== middle ==
==> flow/design.v <==
module comparator_9(
	output	[7:0]		out, 
	input					clk, 
	input					ldFilter, 
	input		[1:0]		selFilter, 
	input		[7:0]		in1, 
	input		[7:0]		in2, 
	input		[7:0]		in3, 
	input		[7:0]		in4, 
	input		[7:0]		in5, 
	input		[7:0]		in6, 
	input		[7:0]		in7, 
	input		[7:0]		in8, 
	input		[7:0]		in9
); 
wire	[7:0] max11, max12, max13, max21, max22, max23, max3; 
wire 	[7:0] med11, med12, med13, med21, med22, med23, med3; 
wire	[7:0]	min11, min12, min13, min21, min22, min23, min3; 
wire			en1, en2, en3; 
assign en1 = (ldFilter == 1) && (selFilter == 1); 
assign en2 = (ldFilter == 1) && (selFilter == 2); 
assign en3 = (ldFilter == 1) && (selFilter == 3); 
comparator comp11(.max (max11), .med (med11), .min (min11), .clk (clk), .en (en1), .in_1 (in1), .in_2 (in2), .in_3 (in3)); 
comparator comp12(.max (max12), .med (med12), .min (min12), .clk (clk), .en (en1), .in_1 (in4), .in_2 (in5), .in_3 (in6));
comparator comp13(.max (max13), .med (med13), .min (min13), .clk (clk), .en (en1), .in_1 (in7), .in_2 (in8), .in_3 (in9));
comparator comp21(.max (max21), .med (med21), .min (min21), .clk (clk), .en (en2), .in_1 (max11), .in_2 (max12), .in_3 (max13));
comparator comp22(.max (max22), .med (med22), .min (min22), .clk (clk), .en (en2), .in_1 (med11), .in_2 (med12), .in_3 (med13));
comparator comp23(.max (max23), .med (med23), .min (min23), .clk (clk), .en (en2), .in_1 (min11), .in_2 (min12), .in_3 (min13));
comparator comp3(.max (max3), .med (med3), .min (min3), .clk (clk), .en (en3), .in_1 (min21), .in_2 (med22), .in_3 (max23));
assign out = med3; 
endmodule
module comparator(
	output reg	[7:0]	max, 
	output reg	[7:0]	med, 
	output reg	[7:0]	min,
	input					clk, 
	input					en, 
	input			[7:0]	in_1, 
	input			[7:0]	in_2, 
	input			[7:0]	in_3
);
always@(posedge clk)
begin
	if(en)
	begin
	  if((in_1 >= in_2) && (in_1 >= in_3) && (in_2 >= in_3)) begin max <= in_1; med <= in_2; min <= in_3; end 
	  else if((in_1 >= in_2) && (in_1 >= in_3) && (in_3 >= in_2)) begin max <= in_1; med <= in_3; min <= in_2; end
	  else if((in_2 >= in_1) && (in_2 >= in_3) && (in_1 >= in_3)) begin max <= in_2; med <= in_1; min <= in_3; end
	  else if((in_2 >= in_1) && (in_2 >= in_3) && (in_3 >= in_1)) begin max <= in_2; med <= in_3; min <= in_1; end
	  else if((in_3 >= in_1) && (in_3 >= in_2) && (in_1 >= in_2)) begin max <= in_3; med <= in_1; min <= in_2; end
	  else if((in_3 >= in_1) && (in_3 >= in_2) && (in_2 >= in_1)) begin max <= in_3; med <= in_2; min <= in_1; end
	end
end
endmodule
module CU(
	output reg				ldAddr, 
	output reg	[2:0]		selAddr, 
	output reg				ldImage, 
	output reg	[2:0]		selImage, 
	output reg				ldFilter, 
	output reg 	[1:0]		selFilter, 
	output reg				done,
	input						clk, 
	input						rst
); 
reg	[3:0]	state; 
parameter S0 = 4'b0000, S1 = 4'b0001, S2 = 4'b0010, S3 = 4'b0011, S4 = 4'b0100, 
  S5 = 4'b0101, S6 = 4'b0110, S7 = 4'b0111, S8 = 4'b1000; 
parameter LENGTH = 640, WIDTH = 480; 
always@(posedge clk or negedge rst)
begin 
	if(!rst)	begin 
	  state <= 0;
	  ldAddr <= 0;			selAddr <= 0; 
	  ldImage <= 0;		selImage <= 0; 
	  ldFilter <= 0;		selFilter <= 0;  
	  done <= 0;  
	end
	else
	begin
		  ldAddr <= 0;			selAddr <= 0; 
		  ldImage <= 0;		selImage <= 0; 
		  ldFilter <= 0;		selFilter <= 0;  
		  done <= 0; 
		  case(state)
		  S0: 	begin state <= S1; 	ldAddr <= 1; 	selAddr <= 1; 		end 
		  S1: 	begin state <= S2; 	ldAddr <= 1; 	selAddr <= 2;  ldImage <= 1; 	selImage <= 1; end
		  S2: 	begin state <= S3; 	ldAddr <= 1; 	selAddr <= 3;  ldImage <= 1; 	selImage <= 2; end
		  S3: 	begin state <= S4; 	ldAddr <= 1; 	selAddr <= 4;  ldImage <= 1; 	selImage <= 3; end
		  S4: 	begin state <= S5; 	ldAddr <= 1; 	selAddr <= 5;  ldImage <= 1; 	selImage <= 4; end
		  S5: 	begin state <= S6;   ldImage <= 1; 	selImage <= 5; end		  
		  S6: 	begin state <= S7; 	ldFilter <= 1; 	selFilter <= 1; 	end 
		  S7: 	begin state <= S8; 	ldFilter <= 1; 	selFilter <= 2; 	end
		  S8: 	begin state <= S0; 	ldFilter <= 1; 	selFilter <= 3;   done <= 1; 	end
        default: begin state <= S0; end
        endcase
	end
end
endmodule 
module DU(
	output 		[7:0]		out, 
	output reg	[18:0]	out_address, 
	output reg				out_valid, 
	output		[18:0]	address_a, 
	output		[18:0]	address_b, 
	input			[7:0]		q_a, 
	input			[7:0]		q_b, 
	input 					clk, 
	input						rst, 
	input						ldAddr, 
	input			[2:0]		selAddr, 
	input 					ldImage,  
	input 		[2:0] 	selImage, 
	input 					ldFilter, 
	input 		[1:0]		selFilter, 
	input                done 
); 
reg 	[18:0]	addr_a; 
reg	[18:0]	addr_b; 
reg 	[7:0] 	in1;  
reg 	[7:0] 	in2; 
reg 	[7:0] 	in3;
reg 	[7:0] 	in4;  
reg 	[7:0] 	in5;  
reg 	[7:0] 	in6;  
reg 	[7:0] 	in7;  
reg 	[7:0] 	in8;  
reg 	[7:0] 	in9;
reg [10:0] column;
reg [9:0] row;
reg [1:0] extra_bits;
reg				ldImage_d; 
reg	[2:0]		selImage_d; 
reg				ldFilter_d; 
reg	[1:0]		selFilter_d; 
parameter LENGTH = 480, WIDTH = 640; 
always@(posedge clk or negedge rst)
begin 
  if(!rst) begin 
    ldImage_d <= 0; selImage_d <= 0; 
    ldFilter_d <= 0; selFilter_d <= 0; 
    out_valid <= 0; 
  end 
  else begin 
    ldImage_d <= ldImage; selImage_d <= selImage; 
    ldFilter_d <= ldFilter; selFilter_d <= selFilter; 
    out_valid <= ldFilter_d && (selFilter_d == 3); 
  end 
end
always@(posedge clk or negedge rst)
begin 
  if(!rst) begin 
    column <= 0; row <= 0; 
  end 
  else if(done) begin 
    if(column == LENGTH - 1) 
	   begin column <= 0; row <= (row == WIDTH - 1) ? 10'd0 : row + 1; end 
	 else column <= column + 1; 
  end
end
always@(posedge clk)
begin 
  if(done) out_address <= LENGTH * row + column; 
end
always@(posedge clk or negedge rst) begin
  if(!rst) begin
    addr_a <= 0; addr_b <= 0;
  end
  else if(ldAddr) begin
  if(row > 0 && row < (WIDTH - 1) && column > 0 && column < (LENGTH - 1) ) begin
    case(selAddr)
    1: begin 	{extra_bits, addr_a} <= LENGTH * (row - 1) + column - 1 ; 	
	  			   {extra_bits, addr_b} <= LENGTH * (row - 1) + column; 	
		 end 
    2: begin 	{extra_bits, addr_a} <= LENGTH * (row - 1) + column + 1; 	
				   {extra_bits, addr_b} <= LENGTH * row + column - 1; 			
		 end
    3: begin 	{extra_bits, addr_a} <= LENGTH * row + column; 	
				   {extra_bits, addr_b} <= LENGTH * row + column + 1; 	
		 end
    4: begin 	{extra_bits, addr_a} <= LENGTH * (row + 1) + column - 1; 	
				   {extra_bits, addr_b} <= LENGTH * (row + 1) + column; 	
		 end
    5: begin 	{extra_bits, addr_a} <= LENGTH * (row + 1) + column + 1;
		 end
  endcase
  end
  else if ((row == 0) || (column == 0) || (column == (LENGTH-1)) || (row == (WIDTH-1) )) begin
    if(selAddr != 0)
    begin  {extra_bits, addr_a} <= LENGTH * row + column; 
			  {extra_bits, addr_b} <= LENGTH * row + column;
			  end
  end 
  end  
  end  
assign address_a = addr_a; 
assign address_b = addr_b; 
always@(posedge clk)
begin 
  if(ldImage_d) 
  begin 
    case(selImage_d)
	 1: begin in1 <= q_a; in2 <= q_b; end 
	 2: begin in3 <= q_a; in4 <= q_b; end
	 3: begin in5 <= q_a; in6 <= q_b; end
	 4: begin in7 <= q_a; in8 <= q_b; end
	 5: begin in9 <= q_a; end
    endcase 
  end 
end
comparator_9 comp(	
	.out				(out), 
	.clk				(clk), 
	.ldFilter		(ldFilter_d), 
	.selFilter		(selFilter_d), 
	.in1				(in1), 
	.in2				(in2), 
	.in3				(in3), 
	.in4				(in4), 
	.in5				(in5), 
	.in6				(in6), 
	.in7				(in7), 
	.in8				(in8), 
	.in9				(in9)
);
endmodule 
module medianFilter(
	output	[7:0]		out, 
	output 	[18:0]	out_address, 
	output				out_valid, 
	output	[18:0]	address_a, 
	output	[18:0]	address_b, 
	input		[7:0]		q_a, 
	input		[7:0]		q_b, 
	input					clk, 
	input 				rst
); 
wire 			ldAddr; 
wire			ldImage; 
wire 			ldFilter; 
wire 			done; 
wire	[2:0]	selAddr; 
wire 	[1:0]	selFilter; 
wire 	[2:0]	selImage; 
DU du(
	.out					(out), 
	.out_address		(out_address), 
	.out_valid			(out_valid), 
	.address_a			(address_a), 
	.address_b			(address_b), 
	.q_a					(q_a), 
	.q_b					(q_b), 
	.clk					(clk), 
	.rst					(rst), 
	.ldAddr				(ldAddr), 
	.selAddr				(selAddr), 
	.ldImage				(ldImage), 
	.selImage			(selImage), 
	.ldFilter			(ldFilter), 
	.selFilter			(selFilter), 
	.done             (done)
); 
CU	cu(
	.ldAddr				(ldAddr), 
	.selAddr				(selAddr), 
	.ldImage				(ldImage), 
	.selImage			(selImage), 
	.ldFilter			(ldFilter), 
	.selFilter			(selFilter), 
	.done					(done), 
	.clk					(clk), 
	.rst					(rst)
); 
endmodule 
Settings: LEC_CHECK=0, CAP_MARGIN=20, CORE_MARGIN=2, CORE_UTILIZATION=72, CTS_CLUSTER_DIAMETER=319, CTS_CLUSTER_SIZE=98, PLACE_DENSITY=0.39, SLEW_MARGIN=20; clock period 4.71 ns.
run.sh (not shown) runs the stock make flow with config.mk's settings and CLKGATE_MAP_FILE=.
middle did not finish; the tool stopped in global routing (5_1_grt) with error GRT-0232.
### middle -> west
Settings: CTS_CLUSTER_SIZE: 98 -> 37; CTS_CLUSTER_DIAMETER: 319 -> 30; PLACE_DENSITY: 0.39 -> 0.65; SETUP_SLACK_MARGIN: unset -> 0.5; the clock period (ns, I/O delays scaled along): 4.71 -> 2.84.
### Flow results
west did not finish; the tool stopped in clock tree synthesis (4_1_cts) with error DPL-0038.
west vs middle — estimated wirelength of the detail-placed design rose 27%.
As far as synthesized area goes, middle and west are indistinguishable; the numbers are identical.
Any difference in number of standard cells after synthesis between middle and west is small enough to ignore.
Reported for west and middle, area of the chip turned out identical to the last digit.

Starts from the design.v that is shown in full above.
make LEC_CHECK=0 ABC_AREA=1 CAP_MARGIN=20 CORE_MARGIN=2 CORE_UTILIZATION=69 SETUP_SLACK_MARGIN=-0.27 SLEW_MARGIN=20 finish   # period 5.26 ns
The first run finished but fails on negative setup slack.
Rerun with:
CORE_UTILIZATION = 72   (was 69)
HOLD_SLACK_MARGIN = -0.09   (was not set)
clock period = 4.58 ns   (was 5.26 ns; I/O delays follow)
The new run failed in global routing (5_1_grt) on GRT-0232.
Synthesized cell count does not change.
Synthesized area stays the same.
Die area goes down by 4.1%.
Rerun with:
ABC_AREA = not set   (was 1)
CTS_CLUSTER_DIAMETER = 361   (was not set)
CTS_CLUSTER_SIZE = 35   (was not set)
HOLD_SLACK_MARGIN = not set   (was -0.09)
PLACE_DENSITY = 0.65   (was not set)
SETUP_SLACK_MARGIN = 0.82   (was -0.27)
clock period = 2.84 ns   (was 4.58 ns; I/O delays follow)
Result: The new run died in clock tree synthesis (4_1_cts), error DPL-0038. Area after synthesis came out lower by 4.7%. Synthesized cell count came out lower by about 21%. Die size came out lower by 4.6%.
Rerun with:
ABC_AREA = 1   (was not set)
CTS_CLUSTER_DIAMETER = 29   (was 361)
CTS_CLUSTER_SIZE = not set   (was 35)
PLACE_DENSITY = 0.6   (was 0.65)
SETUP_SLACK_MARGIN = 1.46   (was 0.82)
clock period = 5.63 ns   (was 2.84 ns; I/O delays follow)
After rerunning: Now the flow failed in global routing (5_1_grt), error GRT-0232. Area after synthesis is higher by a few percent. Synthesized cell count is higher by a quarter to a third. Die size went up by a few percent.

// medianFilter: RTL as listed in full above, without the edits since
clock: 4.6 ns
lec_check: 0
abc_area: 1
cap_margin: 20
core_margin: 2
core_utilization: 70
hold_slack_margin: -0.09
setup_slack_margin: -0.27
slew_margin: 20
The first run did not get past global routing, error GRT-0232.
Then changed:
--- a/flow/config.mk
+++ b/flow/config.mk
@@ -7,3 +7,2 @@
 export LEC_CHECK = 0
-export ABC_AREA = 1
 export CAP_MARGIN = 20
@@ -11,4 +10,4 @@
 export CORE_UTILIZATION = 70
-export HOLD_SLACK_MARGIN = -0.09
-export SETUP_SLACK_MARGIN = -0.27
+export CTS_CLUSTER_DIAMETER = 31
+export SETUP_SLACK_MARGIN = -0.37
 export SLEW_MARGIN = 20
==> flow/constraint.sdc (replaced) <==
create_clock -name core_clock -period 5.61 [get_ports {clk}]
set_input_delay 1.1220 -clock core_clock [delete_from_list [all_inputs] [get_ports {clk}]]
set_output_delay 1.1220 -clock core_clock [all_outputs]
set_load 0.01 [all_outputs]
Effect: This time the run finished but fails on negative setup slack; die size came out lower by 4.6%; synthesized cell count came out lower by 21%; synthesized area came out lower by 4.7%.
Then changed:
--- a/flow/config.mk
+++ b/flow/config.mk
@@ -7,2 +7,3 @@
 export LEC_CHECK = 0
+export ABC_AREA = 1
 export CAP_MARGIN = 20
@@ -10,4 +11,5 @@
 export CORE_UTILIZATION = 70
-export CTS_CLUSTER_DIAMETER = 31
-export SETUP_SLACK_MARGIN = -0.37
+export CTS_CLUSTER_DIAMETER = 363
+export CTS_CLUSTER_SIZE = 15
+export PLACE_DENSITY_LB_ADDON = 0.28
 export SLEW_MARGIN = 20
==> flow/constraint.sdc (replaced) <==
create_clock -name core_clock -period 4.6 [get_ports {clk}]
set_input_delay 0.9200 -clock core_clock [delete_from_list [all_inputs] [get_ports {clk}]]
set_output_delay 0.9200 -clock core_clock [all_outputs]
set_load 0.01 [all_outputs]
After rerunning: The new run reached the layout checks and failed them: negative setup slack. Die size climbs by 4.9%. Power drops by 16%. Via count climbs by 23%.
Then changed:
--- a/flow/config.mk
+++ b/flow/config.mk
@@ -10,6 +10,5 @@
 export CORE_MARGIN = 2
-export CORE_UTILIZATION = 70
-export CTS_CLUSTER_DIAMETER = 363
-export CTS_CLUSTER_SIZE = 15
-export PLACE_DENSITY_LB_ADDON = 0.28
+export CORE_UTILIZATION = 69
+export CTS_CLUSTER_DIAMETER = 244
+export PLACE_DENSITY = 0.6
 export SLEW_MARGIN = 20
==> flow/constraint.sdc (replaced) <==
create_clock -name core_clock -period 5.63 [get_ports {clk}]
set_input_delay 1.1260 -clock core_clock [delete_from_list [all_inputs] [get_ports {clk}]]
set_output_delay 1.1260 -clock core_clock [all_outputs]
set_load 0.01 [all_outputs]
Effect: With this change the flow ran to the end with no violations; hold slack degrades by 0.015 ns; synthesized area does not change; core utilization went down by 6.3 points; setup slack improves by 1.0 ns; die area went up by about 1.4%; first-iteration DRC count went down by about 44%; clock-buffer cell count went up by 3; wire length went down by 12%; non-clock buffer count went down by 226.
Then changed:
--- a/flow/config.mk
+++ b/flow/config.mk
@@ -7,7 +7,5 @@
 export LEC_CHECK = 0
-export ABC_AREA = 1
 export CAP_MARGIN = 20
 export CORE_MARGIN = 2
-export CORE_UTILIZATION = 69
-export CTS_CLUSTER_DIAMETER = 244
+export CORE_UTILIZATION = 40
 export PLACE_DENSITY = 0.6
==> flow/constraint.sdc (replaced) <==
create_clock -name core_clock -period 6.67 [get_ports {clk}]
set_input_delay 1.3340 -clock core_clock [delete_from_list [all_inputs] [get_ports {clk}]]
set_output_delay 1.3340 -clock core_clock [all_outputs]
set_load 0.01 [all_outputs]
Effect: The new run passed the timing, DRC and antenna checks; wire length fell by 8.0%; clock power fell by 17%; utilization fell by 32 points; design area fell by about 4%.
No activity file was given, so power comes from the tool's default toggle rates.
